## Cfu
module Cfu (
    input               cmd_valid,
    output              cmd_ready,
    input      [9:0]    cmd_payload_function_id,
    input      [31:0]   cmd_payload_inputs_0,
    input      [31:0]   cmd_payload_inputs_1,
    output reg          rsp_valid,
    input               rsp_ready,
    output reg [31:0]   rsp_payload_outputs_0,
    input               reset,
    input               clk
);
Size in the first run: roughly 1500 cells after synthesis, roughly 33 flip-flops, ~110 I/O pins.
export LEC_CHECK = 0
export CAP_MARGIN = 0
export CORE_MARGIN = 2
export CORE_UTILIZATION = 72
export CTS_CLUSTER_DIAMETER = 388
export CTS_CLUSTER_SIZE = 10
export HOLD_SLACK_MARGIN = 0.3
export PLACE_DENSITY = 0.36
export SLEW_MARGIN = 20
create_clock -name core_clock -period 5.45 [get_ports {clk}]
run.sh (not shown) runs the stock make flow with config.mk's settings and CLKGATE_MAP_FILE=.
The starting point stopped in 5_1_grt on GRT-0116.
Rerun with:
Settings changed: CAP_MARGIN 0 to 20, CORE_UTILIZATION 72 to 59, CTS_CLUSTER_DIAMETER 388 to not set, CTS_CLUSTER_SIZE 10 to not set, HOLD_SLACK_MARGIN 0.3 to not set, PLACE_DENSITY 0.36 to not set.
Clock period 5.45 ns to 9.78 ns, I/O delays scaled along.
Outcome: The new run reached the layout checks and failed them: negative setup slack; area after synthesis stays the same; die area grows by 21%; synthesized cell count does not change.
Rerun with:
Settings changed: CORE_UTILIZATION 59 to 40.
Clock period 9.78 ns to 11.6 ns, I/O delays scaled along.
Result: Now the flow finished with timing, DRC and antenna clean; final area shrinks by 13%; synthesized cell count does not change; final cell count goes down by 3.6%; routed wire length is lower by 7.8%; worst setup slack improves by 0.66 ns; flip-flop count does not change; worst hold slack is about the same; die area came out higher by 46%; non-clock buffer count drops by 219; via count drops by 9.3%; count of clock-buffer cells in the layout stays the same.


lane 1:
The RTL this note starts from:
==> flow/design.v <==
module Cfu (
    input               cmd_valid,
    output              cmd_ready,
    input      [9:0]    cmd_payload_function_id,
    input      [31:0]   cmd_payload_inputs_0,
    input      [31:0]   cmd_payload_inputs_1,
    output reg          rsp_valid,
    input               rsp_ready,
    output reg [31:0]   rsp_payload_outputs_0,
    input               reset,
    input               clk
);
    wire signed [15:0] prod_0, prod_1, prod_2, prod_3;
    assign prod_0 = ($signed(cmd_payload_inputs_0[7:0])) * $signed(cmd_payload_inputs_1[7:0]);
    assign prod_1 = ($signed(cmd_payload_inputs_0[15:8])) * $signed(cmd_payload_inputs_1[15:8]);
    assign prod_2 = ($signed(cmd_payload_inputs_0[23:16])) * $signed(cmd_payload_inputs_1[23:16]);
    assign prod_3 = ($signed(cmd_payload_inputs_0[31:24])) * $signed(cmd_payload_inputs_1[31:24]);
    wire signed [31:0] sum_prods;
    assign sum_prods = prod_0 + prod_1 + prod_2 + prod_3;
    assign cmd_ready = ~rsp_valid;   
    always @(posedge clk) begin
        if (reset) begin
            rsp_payload_outputs_0 <= 32'b0;
            rsp_valid <= 1'b0;
        end else if (rsp_valid) begin
                rsp_valid <= ~rsp_ready;
            end else if (cmd_valid) begin
                    rsp_valid <= 1'b1;
                    rsp_payload_outputs_0 <= |cmd_payload_function_id[9:3]
                        ? 32'b0
                        : rsp_payload_outputs_0 + sum_prods;
                end
            end
endmodule
export LEC_CHECK = 0
export CAP_MARGIN = 20
export CORE_MARGIN = 2
export CORE_UTILIZATION = 71
export CTS_CLUSTER_DIAMETER = 27
export CTS_CLUSTER_SIZE = 15
export PLACE_DENSITY_LB_ADDON = 0.24
export SLEW_MARGIN = 20
create_clock -name core_clock -period 9.96 [get_ports {clk}]
As the logs show, lane 1 stopped at global routing (5_1_grt) after a tool error, so it never reached the end of the flow.
--- input diff lane 1..lane 2 ---
- putting TNS_END_PERCENT at 5 where nothing was set
- clearing CTS_CLUSTER_SIZE, which used to be 15
- clearing CTS_CLUSTER_DIAMETER, which used to be 27
- swapping 9.96 for 9.92 in the clock period (ns, I/O delays scaled along)
## What came out
Between lane 2 and lane 1, it is lane 2 whose total setup buffers inserted after CTS is lower, by about 40%.
Lane 1 -> lane 2: global placement routability congestion decreased slightly
Ran to the end and failed final checks on negative setup slack: lane 2.
Diff lane 1..lane 2 | simple-gate share of the synthesized area | unchanged
Diff lane 2..lane 1 | area after detailed placement | negligible
Inputs modified between lane 2 and lane 3:
- PLACE_DENSITY_LB_ADDON: 0.24 -> unset
- CORE_UTILIZATION: 71 -> 68
- TNS_END_PERCENT: 5 -> unset
- CTS_CLUSTER_SIZE: unset -> 31
- the clock period (ns, I/O delays scaled along): 9.92 -> 8.64
### Flow results
Lane 3 finished all stages; layout check result: FAIL, due to negative setup slack. Routed length on met1, lane 3 vs lane 2: up slightly. Hold slack in lane 3 is 12 ps higher than in lane 2. Lane 3 vs. lane 2: final worst-path cycle share went up 4.3 points, net count reported at finish climbed 43, total non-filler cell area in the finished layout now larger.
diff inputs: lane 3 => lane 4
- CTS_CLUSTER_SIZE: 31 -> 40
- PLACE_DENSITY: unset -> 0.66
- CORE_UTILIZATION: 68 -> 72
- the clock period (ns, I/O delays scaled along): 8.64 -> 9.19
Notes after the runs:
The effective utilization at floorplan number comes out lower for lane 3 vs lane 4.
Comparing worst slack after detailed placement for lane 3 and lane 4, the smaller number came from lane 3.
Re cell count in the Yosys report: no difference whatsoever between lane 3 and lane 4.
Chip area in the Yosys report: lane 4 vs lane 3 identical
Seen in the log of lane 4: GRT-0232 during global routing (5_1_grt), after which the run never completed.
Summary: with lane 3 as the reference, number of setup buffers added after CTS in lane 4 moved down by more than a quarter.
Between lane 3 and lane 4, the flow reports post-DP HPWL increasing by a few percent.


RTL: the design.v shown in full above, as it stands there.
export LEC_CHECK = 0
export CAP_MARGIN = 20
export CORE_MARGIN = 2
export CORE_UTILIZATION = 40
export GPL_TIMING_DRIVEN = 0
export HOLD_SLACK_MARGIN = 0.23
export MAX_ROUTING_LAYER = met4
export SLEW_MARGIN = 20
create_clock -name core_clock -period 12.0 [get_ports {clk}]
==> next run, changes <==
--- a/flow/config.mk
+++ b/flow/config.mk
@@ -9,6 +9,7 @@
 export CORE_MARGIN = 2
-export CORE_UTILIZATION = 40
-export GPL_TIMING_DRIVEN = 0
-export HOLD_SLACK_MARGIN = 0.23
-export MAX_ROUTING_LAYER = met4
+export CORE_UTILIZATION = 25
+export CTS_CLUSTER_DIAMETER = 292
+export CTS_CLUSTER_SIZE = 99
+export PLACE_DENSITY = 0.81
+export SETUP_SLACK_MARGIN = -0.58
 export SLEW_MARGIN = 20
=>
- cell count grows by 12%
- setup slack degrades by 0.011 ns
- global-route usage shrinks by 7.2 points
- clock skew grows by 0.0055 ns
- cell area grows by about 2%
- routed wire length grows by about 3%
- clock-buffer cell count does not change
- worst hold slack degrades by 0.012 ns
- fmax barely changes


Starts from the design.v that is shown in full above.
Settings: LEC_CHECK=0, CAP_MARGIN=20, CORE_MARGIN=2, CORE_UTILIZATION=38, CTS_CLUSTER_DIAMETER=292, CTS_CLUSTER_SIZE=99, PLACE_DENSITY=0.56, SLEW_MARGIN=20; clock period 12.0 ns.
The first run finished clean.
Change:
- CELL_PAD_IN_SITES_DETAIL_PLACEMENT: default -> 2
- CORE_UTILIZATION: 38 -> 58
- CTS_CLUSTER_DIAMETER: 292 -> default
- CTS_CLUSTER_SIZE: 99 -> default
- GPL_TIMING_DRIVEN: default -> 0
- HOLD_SLACK_MARGIN: default -> 0.23
- MAX_ROUTING_LAYER: default -> met5
- PLACE_DENSITY: 0.56 -> default
This time the run did not get past 3_5_place_dp (DPL-0033).
Synthesized cell count is unchanged.
Die area decreases by 34%.
Synthesized area does not change.
Change:
- ABC_AREA: default -> 1
- CORE_UTILIZATION: 58 -> 44
- GPL_TIMING_DRIVEN: 0 -> default
- HOLD_SLACK_MARGIN: 0.23 -> default
- SETUP_SLACK_MARGIN: default -> -0.59
- TNS_END_PERCENT: default -> 85
This time the run produced a layout that fails on setup timing.
Die area goes up by 42%.
Synthesized area goes up by 8.4%.
Synthesized cell count goes up by 32%.
Change:
- ABC_AREA: 1 -> default
- CELL_PAD_IN_SITES_DETAIL_PLACEMENT: 2 -> 0
- CORE_UTILIZATION: 44 -> 22
- CTS_CLUSTER_SIZE: default -> 98
- GPL_TIMING_DRIVEN: default -> 1
- HOLD_SLACK_MARGIN: default -> 0.23
- MIN_ROUTING_LAYER: default -> met1
- SETUP_SLACK_MARGIN: -0.59 -> default
- TNS_END_PERCENT: 85 -> default
After rerunning: With this change the flow produced a clean layout; die area came out higher by well over a third; synthesized cell count came out lower by a quarter to a third; clock skew came out lower by 0.0032 ns.


Setup of build 80:
Starts from the design.v that is shown in full above.
export LEC_CHECK = 0
export CAP_MARGIN = 40
export CELL_PAD_IN_SITES_DETAIL_PLACEMENT = 1
export CORE_ASPECT_RATIO = 0.52
export CORE_MARGIN = 5
export CORE_UTILIZATION = 17
export CTS_CLUSTER_DIAMETER = 173
export CTS_CLUSTER_SIZE = 63
export GPL_ROUTABILITY_DRIVEN = 1
export MAX_ROUTING_LAYER = met5
export MIN_ROUTING_LAYER = met1
export PLACE_DENSITY_LB_ADDON = 0.02
export SLEW_MARGIN = 40
export TNS_END_PERCENT = 90
create_clock -name core_clock -period 19.3 [get_ports {clk}]
Build 80 was carried through to the last stage, and its layout satisfied the timing, DRC and antenna checks.
The following lists how build 49 was set up differently from build 80:
- a deleted CTS_CLUSTER_SIZE that had been 63
- a change of CORE_MARGIN from 5 to 2
- a change of CTS_CLUSTER_DIAMETER from 173 to 27
- a deleted TNS_END_PERCENT that had been 90
- a deleted PLACE_DENSITY_LB_ADDON that had been 0.02
- a deleted GPL_ROUTABILITY_DRIVEN that had been 1
- a deleted MIN_ROUTING_LAYER that had been met1
- a deleted MAX_ROUTING_LAYER that had been met5
- a change of CAP_MARGIN from 40 to 20
- a deleted CORE_ASPECT_RATIO that had been 0.52
- a deleted CELL_PAD_IN_SITES_DETAIL_PLACEMENT that had been 1
- a change of CORE_UTILIZATION from 17 to 66
- a change of SLEW_MARGIN from 40 to 20
- a change of the clock period (ns, I/O delays scaled along) from 19.3 to 9.96
## What came out
Build 49: complete, dirty (negative setup slack)
Across both runs, placed instance area was higher for build 49 than for build 80.
Global-route wire length before repair ended up about 24% lower on build 49 than on build 80.
After detailed routing, build 80 needs more wire than build 49.
--- input diff build 49..build 15 ---
- setting MAX_ROUTING_LAYER to met4 for the first time
- setting TNS_END_PERCENT to 5 for the first time
- setting PLACE_DENSITY_LB_ADDON to 0.24 for the first time
- changing CORE_UTILIZATION from 66 to 71
- setting CTS_CLUSTER_SIZE to 11 for the first time
- setting ABC_AREA to 1 for the first time
==> results <==
As for a clean layout from build 49 and build 15, there is none.
Complete run, failing final checks: build 49, reason negative setup slack.
Build 15 against build 49: chip area from the yosys synthesis statistics went up; routed wire length went up 17 mm.
Build 49 and build 15 ended up with roughly the same sequential share of cell area.
NOTE final net count build 49->build 15 increased by more than 10%
Build 49 reports its worst setup path endpoint as rsp_payload_outputs_0[31] while build 15 reports rsp_payload_outputs_0[16].
Changes in build 13 relative to build 15:
- TNS_END_PERCENT removed (was 5)
- MAX_ROUTING_LAYER removed (was met4)
- CTS_CLUSTER_DIAMETER removed (was 27)
- ABC_AREA removed (was 1)
- CTS_CLUSTER_SIZE changed from 11 to 68
- the clock period (ns, I/O delays scaled along) changed from 9.96 to 9.92
Findings:
- Synthesized cell count ends up lower on build 13.
- Diff build 15 and build 13: cell area after technology mapping higher in build 15
- Build 13 gives more post-synthesis sequential area ratio than build 15 did.
- [compare] base=build 15 new=build 13: net count after synthesis dropped 478, die height dropped about 4%.
- Build 13 terminated abnormally: global routing (5_1_grt) reported ODB-0269.
- Yosys-reported design area after synthesis, build 15 and build 13: smaller value in build 13
